Setup of R:
==> flow/design.v <==
module FA_Structural(a,b,cin,sum,cout);
	input a,b,cin;
    output sum,cout;
    wire x,y,z;
    xor(x,a,b);
    xor(sum,x,cin);
    and(y,cin,x);
    and(z,a,b);
    or(cout,y,z);
endmodule
module RPA(a,b,cin,sum,cout);
	input [63:0] a,b;
    input cin;
    output wire [63:0] sum;
    output wire cout;
	wire c0,c1,c2,c3,c4,c5,c6,c7,c8,c9,c10,c11,c12,c13,c14,c15,c16,c17,c18,c19,c20,c21,c22,c23,c24,c25,c26,c27,c28,c29,c30,c31,c32,c33,c34,c35,c36,c37,c38,c39,c40,c41,c42,c43,c44,c45,c46,c47,c48,c49,c50,c51,c52,c53,c54,c55,c56,c57,c58,c59,c60,c61,c62;
	FA_Structural fa1(a[0],b[0],cin,sum[0],c0);
	FA_Structural fa2(a[1],b[1],c0,sum[1],c1);
	FA_Structural fa3(a[2],b[2],c1,sum[2],c2);
	FA_Structural fa4(a[3],b[3],c2,sum[3],c3);
    FA_Structural fa5(a[4],b[4],c3,sum[4],c4);
    FA_Structural fa6(a[5],b[5],c4,sum[5],c5);
    FA_Structural fa7(a[6],b[6],c5,sum[6],c6);
    FA_Structural fa8(a[7],b[7],c6,sum[7],c7);
    FA_Structural fa9(a[8],b[8],c7,sum[8],c8);
    FA_Structural fa10(a[9],b[9],c8,sum[9],c9);
    FA_Structural fa11(a[10],b[10],c9,sum[10],c10);
    FA_Structural fa12(a[11],b[11],c10,sum[11],c11);
    FA_Structural fa13(a[12],b[12],c11,sum[12],c12);
    FA_Structural fa14(a[13],b[13],c12,sum[13],c13);
    FA_Structural fa15(a[14],b[14],c13,sum[14],c14);
    FA_Structural fa16(a[15],b[15],c14,sum[15],c15);
    FA_Structural fa17(a[16],b[16],c15,sum[16],c16);
    FA_Structural fa18(a[17],b[17],c16,sum[17],c17);
    FA_Structural fa19(a[18],b[18],c17,sum[18],c18);
    FA_Structural fa20(a[19],b[19],c18,sum[19],c19);
    FA_Structural fa21(a[20],b[20],c19,sum[20],c20);
    FA_Structural fa22(a[21],b[21],c20,sum[21],c21);
    FA_Structural fa23(a[22],b[22],c21,sum[22],c22);
    FA_Structural fa24(a[23],b[23],c22,sum[23],c23);
    FA_Structural fa25(a[24],b[24],c23,sum[24],c24);
    FA_Structural fa26(a[25],b[25],c24,sum[25],c25);
    FA_Structural fa27(a[26],b[26],c25,sum[26],c26);
    FA_Structural fa28(a[27],b[27],c26,sum[27],c27);
    FA_Structural fa29(a[28],b[28],c27,sum[28],c28);
    FA_Structural fa30(a[29],b[29],c28,sum[29],c29);
    FA_Structural fa31(a[30],b[30],c29,sum[30],c30);
    FA_Structural fa32(a[31],b[31],c30,sum[31],c31);
    FA_Structural fa33(a[32],b[32],c31,sum[32],c32);
    FA_Structural fa34(a[33],b[33],c32,sum[33],c33);
    FA_Structural fa35(a[34],b[34],c33,sum[34],c34);
    FA_Structural fa36(a[35],b[35],c34,sum[35],c35);
    FA_Structural fa37(a[36],b[36],c35,sum[36],c36);	
    FA_Structural fa38(a[37],b[37],c36,sum[37],c37);
    FA_Structural fa39(a[38],b[38],c37,sum[38],c38);
    FA_Structural fa40(a[39],b[39],c38,sum[39],c39);
    FA_Structural fa41(a[40],b[40],c39,sum[40],c40);
    FA_Structural fa42(a[41],b[41],c40,sum[41],c41);
    FA_Structural fa43(a[42],b[42],c41,sum[42],c42);
    FA_Structural fa44(a[43],b[43],c42,sum[43],c43);
    FA_Structural fa45(a[44],b[44],c43,sum[44],c44);
    FA_Structural fa46(a[45],b[45],c44,sum[45],c45);
    FA_Structural fa47(a[46],b[46],c45,sum[46],c46);
    FA_Structural fa48(a[47],b[47],c46,sum[47],c47);
    FA_Structural fa49(a[48],b[48],c47,sum[48],c48);
    FA_Structural fa50(a[49],b[49],c48,sum[49],c49);
    FA_Structural fa51(a[50],b[50],c49,sum[50],c50);
    FA_Structural fa52(a[51],b[51],c50,sum[51],c51);
    FA_Structural fa53(a[52],b[52],c51,sum[52],c52);
    FA_Structural fa54(a[53],b[53],c52,sum[53],c53);
    FA_Structural fa55(a[54],b[54],c53,sum[54],c54);
    FA_Structural fa56(a[55],b[55],c54,sum[55],c55);
    FA_Structural fa57(a[56],b[56],c55,sum[56],c56);
    FA_Structural fa58(a[57],b[57],c56,sum[57],c57);
    FA_Structural fa59(a[58],b[58],c57,sum[58],c58);
    FA_Structural fa60(a[59],b[59],c58,sum[59],c59);
    FA_Structural fa61(a[60],b[60],c59,sum[60],c60);
    FA_Structural fa62(a[61],b[61],c60,sum[61],c61);
    FA_Structural fa63(a[62],b[62],c61,sum[62],c62);
    FA_Structural fa64(a[63],b[63],c62,sum[63],cout);
endmodule
module swap(input [63:0]in1, input [63:0]in2, output reg [63:0]out1, output reg [63:0]out2);
    always @(in1 or in2)
    begin
        if(in2[62:0]>in1[62:0])
        begin
            out2 = in1;
            out1 = in2;
        end
        else
        begin
            out1 = in1;
            out2 = in2;
        end
    end
endmodule
module shifter(input [63:0]A, input [10:0]shift, output [63:0]B);
    assign B = A>>shift;
endmodule
module split(input [63:0]A, output sign, output [10:0]exp, output [51:0]man);
    assign sign = A[63];
    assign exp  = A[62:52];
    assign man  = A[51:0];
endmodule
module dfa(input [63:0] I1, input [63:0] I2, output reg [63:0] Final_exp);
    wire[63:0] A,B;
    swap SW(I1,I2,A,B); 
    wire S1,S2;        
    wire [10:0] E1,E2; 
    wire [51:0] M1,M2; 
    split SP1(A,S1,E1,M1); 
    split SP2(B,S2,E2,M2); 
    wire [10:0]Expdiff; 
    assign Expdiff = E1-E2;
    wire [63:0] T1,T2,T3;  
    assign T1= {|E1,M1};   
    assign T2= {|E2,M2};   
    shifter BS(T2,Expdiff,T3); 
    wire [63:0]T4;
    assign T4 = {64{S1^S2}}^T3; 
    wire [63:0]Sum;
    wire Carry;
    RPA C1(T1,T4,S1^S2,Sum,Carry); 
    reg [51:0] M3,tmp; 
    reg [10:0] E3;
    integer i, j;
    reg found;
    always @(*)
    begin
        i=53;
        j=0;
        found=1'b0;
        tmp=Sum[51:0];
        if(Sum[53]==1)
        begin 
            M3=Sum[52:1];
            E3 = E1 + 1'b1;
        end
        else if(Sum[52]==0)
        begin
            for(j=1;j<=52;j=j+1)
            begin
                if(!found && Sum[52-j]==1'b1)
                begin
                    i=j;
                    found=1'b1;
                end
            end
            E3=E1-i;
            tmp=Sum[51:0];
            M3=tmp<<i;
        end
        else
        begin
            M3=Sum[51:0];
            E3=E1;
        end
    end
    always@(*) begin
        if(&E1 == 1'b1 || &E2 == 1'b1) begin
            Final_exp = 64'b0_11111111111_1111111111111111111111111111111111111111111111111111;	
        end
        else if((|E1== 1'b0) && (|M1[51:0]== 1'b0)) begin
            Final_exp = {S2,E2,M2[51:0]};
        end
        else if((|E2== 1'b0) && (|M2[51:0]== 1'b0)) begin
            Final_exp = {S1,E1,M1[51:0]};
        end
        else if(Sum[63:0] == 63'b0) begin
            Final_exp=64'b0;
        end
        else begin
            Final_exp = {S1,{11{|Sum}} & E3,M3};
        end
    end
endmodule
module fp64_add(input clk, input [63:0] a, input [63:0] b, output reg [63:0] s);
    reg  [63:0] a_q, b_q;
    wire [63:0] sum;
    dfa u_dfa(.I1(a_q), .I2(b_q), .Final_exp(sum));
    always @(posedge clk) begin
        a_q <= a;
        b_q <= b;
        s   <= sum;
    end
endmodule
clock: 30.0 ns
lec_check: 0
cap_margin: 20
core_aspect_ratio: 0.5
core_margin: 2
core_utilization: 40
cts_cluster_diameter: 393
cts_cluster_size: 100
slew_margin: 20
tns_end_percent: 5
run.sh (not shown) runs the stock make flow with config.mk's settings and CLKGATE_MAP_FILE=.
R ran to completion and came out clean on the timing, design-rule and antenna checks.
--- input diff R..S ---
Settings: CORE_UTILIZATION changed from 40 to 25; TNS_END_PERCENT removed (was 5); CTS_CLUSTER_DIAMETER removed (was 393); CORE_ASPECT_RATIO removed (was 0.5); CTS_CLUSTER_SIZE removed (was 100); the clock period (ns, I/O delays scaled along) changed from 30.0 to 29.7.
Findings:
Fraction of power consumed by combinational cells: S vs R up 0.5 points
Comparing the two runs side by side, S comes out behind R on worst hold slack.
A startpoint of the worst setup timing path of a_q[10] is what S shows, while a_q[44] belongs to R.
In the metrics for R and S, the one carrying the higher critical path required time is R.

========
Starts from the design.v that is shown in full above.
Settings: LEC_CHECK=0, CAP_MARGIN=20, CORE_MARGIN=2, CORE_UTILIZATION=21, SLEW_MARGIN=20; clock period 29.7 ns.
Next try:
--- a/flow/config.mk
+++ b/flow/config.mk
@@ -7,5 +7,8 @@
 export LEC_CHECK = 0
 export CAP_MARGIN = 20
-export CORE_MARGIN = 2
-export CORE_UTILIZATION = 21
+export CORE_MARGIN = 10
+export CORE_UTILIZATION = 40
+export CTS_CLUSTER_SIZE = 79
+export HOLD_SLACK_MARGIN = 0.08
+export SETUP_SLACK_MARGIN = 3.89
 export SLEW_MARGIN = 20
==> flow/constraint.sdc (replaced) <==
create_clock -name core_clock -period 16.6 [get_ports {clk}]
set_input_delay 3.3200 -clock core_clock [delete_from_list [all_inputs] [get_ports {clk}]]
set_output_delay 3.3200 -clock core_clock [all_outputs]
set_load 0.01 [all_outputs]
The changed run finished but fails on negative setup slack.
Non-clock buffer count climbs by 862.
Setup slack got worse by 12 ns.
Clock skew climbs by 0.0059 ns.
Area after synthesis stays the same.
Cell area climbs by about 36%.
Total power climbs to 2.8 times its value.
Sequential power climbs by about 70%.
Via count climbs by 23%.
Next try:
==> flow/config.mk (replaced) <==
export PLATFORM = sky130hd
export DESIGN_NAME = fp64_add
export DESIGN_NICKNAME = fp64_add
export VERILOG_FILES = /design/flow/design.v
export SDC_FILE = /design/flow/constraint.sdc
export NUM_CORES = 4
export LEC_CHECK = 0
export ABC_AREA = 1
export CAP_MARGIN = 20
export CORE_MARGIN = 2
export CORE_UTILIZATION = 72
export CTS_CLUSTER_DIAMETER = 352
export CTS_CLUSTER_SIZE = 95
export HOLD_SLACK_MARGIN = 0.3
export PLACE_DENSITY = 0.38
export SETUP_SLACK_MARGIN = 2.3
export SLEW_MARGIN = 20
export TNS_END_PERCENT = 40
==> flow/constraint.sdc (replaced) <==
create_clock -name core_clock -period 16.5 [get_ports {clk}]
set_input_delay 3.3000 -clock core_clock [delete_from_list [all_inputs] [get_ports {clk}]]
set_output_delay 3.3000 -clock core_clock [all_outputs]
set_load 0.01 [all_outputs]
Outcome: The new run aborted during detailed placement (3_5_place_dp) with DPL-0038. Die size falls by well over a third. Synthesized area grows slightly. Synthesized cell count grows by a quarter to a third.
Next try:
==> flow/config.mk (replaced) <==
export PLATFORM = sky130hd
export DESIGN_NAME = fp64_add
export DESIGN_NICKNAME = fp64_add
export VERILOG_FILES = /design/flow/design.v
export SDC_FILE = /design/flow/constraint.sdc
export NUM_CORES = 4
export LEC_CHECK = 0
export CAP_MARGIN = 20
export CORE_MARGIN = 2
export CORE_UTILIZATION = 50
export SETUP_SLACK_MARGIN = 4.75
export SLEW_MARGIN = 20
Effect: With this change the flow did not get past global routing (5_1_grt) on GRT-0232. Die size goes up by about 40%. Area after synthesis goes down by about 1.6%. Synthesized cell count goes down by about 20%.
Next try:
--- a/flow/config.mk
+++ b/flow/config.mk
@@ -6,7 +6,13 @@
 export NUM_CORES = 4
 export LEC_CHECK = 0
+export ABC_AREA = 1
 export CAP_MARGIN = 20
-export CORE_MARGIN = 2
-export CORE_UTILIZATION = 50
-export SETUP_SLACK_MARGIN = 4.75
+export CORE_ASPECT_RATIO = 1.8
+export CORE_MARGIN = 8
+export CORE_UTILIZATION = 40
+export CTS_CLUSTER_DIAMETER = 40
+export CTS_CLUSTER_SIZE = 16
+export HOLD_SLACK_MARGIN = 0.08
+export MIN_ROUTING_LAYER = met2
+export SETUP_SLACK_MARGIN = 3.4
 export SLEW_MARGIN = 20
==> flow/constraint.sdc (replaced) <==
create_clock -name core_clock -period 16.6 [get_ports {clk}]
set_input_delay 3.3200 -clock core_clock [delete_from_list [all_inputs] [get_ports {clk}]]
set_output_delay 3.3200 -clock core_clock [all_outputs]
set_load 0.01 [all_outputs]
Outcome: The changed run aborted during global routing (5_1_grt); synthesized area goes up by 1.7%; die area went up by 41%; synthesized cell count climbs by 27%.
Power figures rest on the tool's default switching activity, not on a simulated workload.
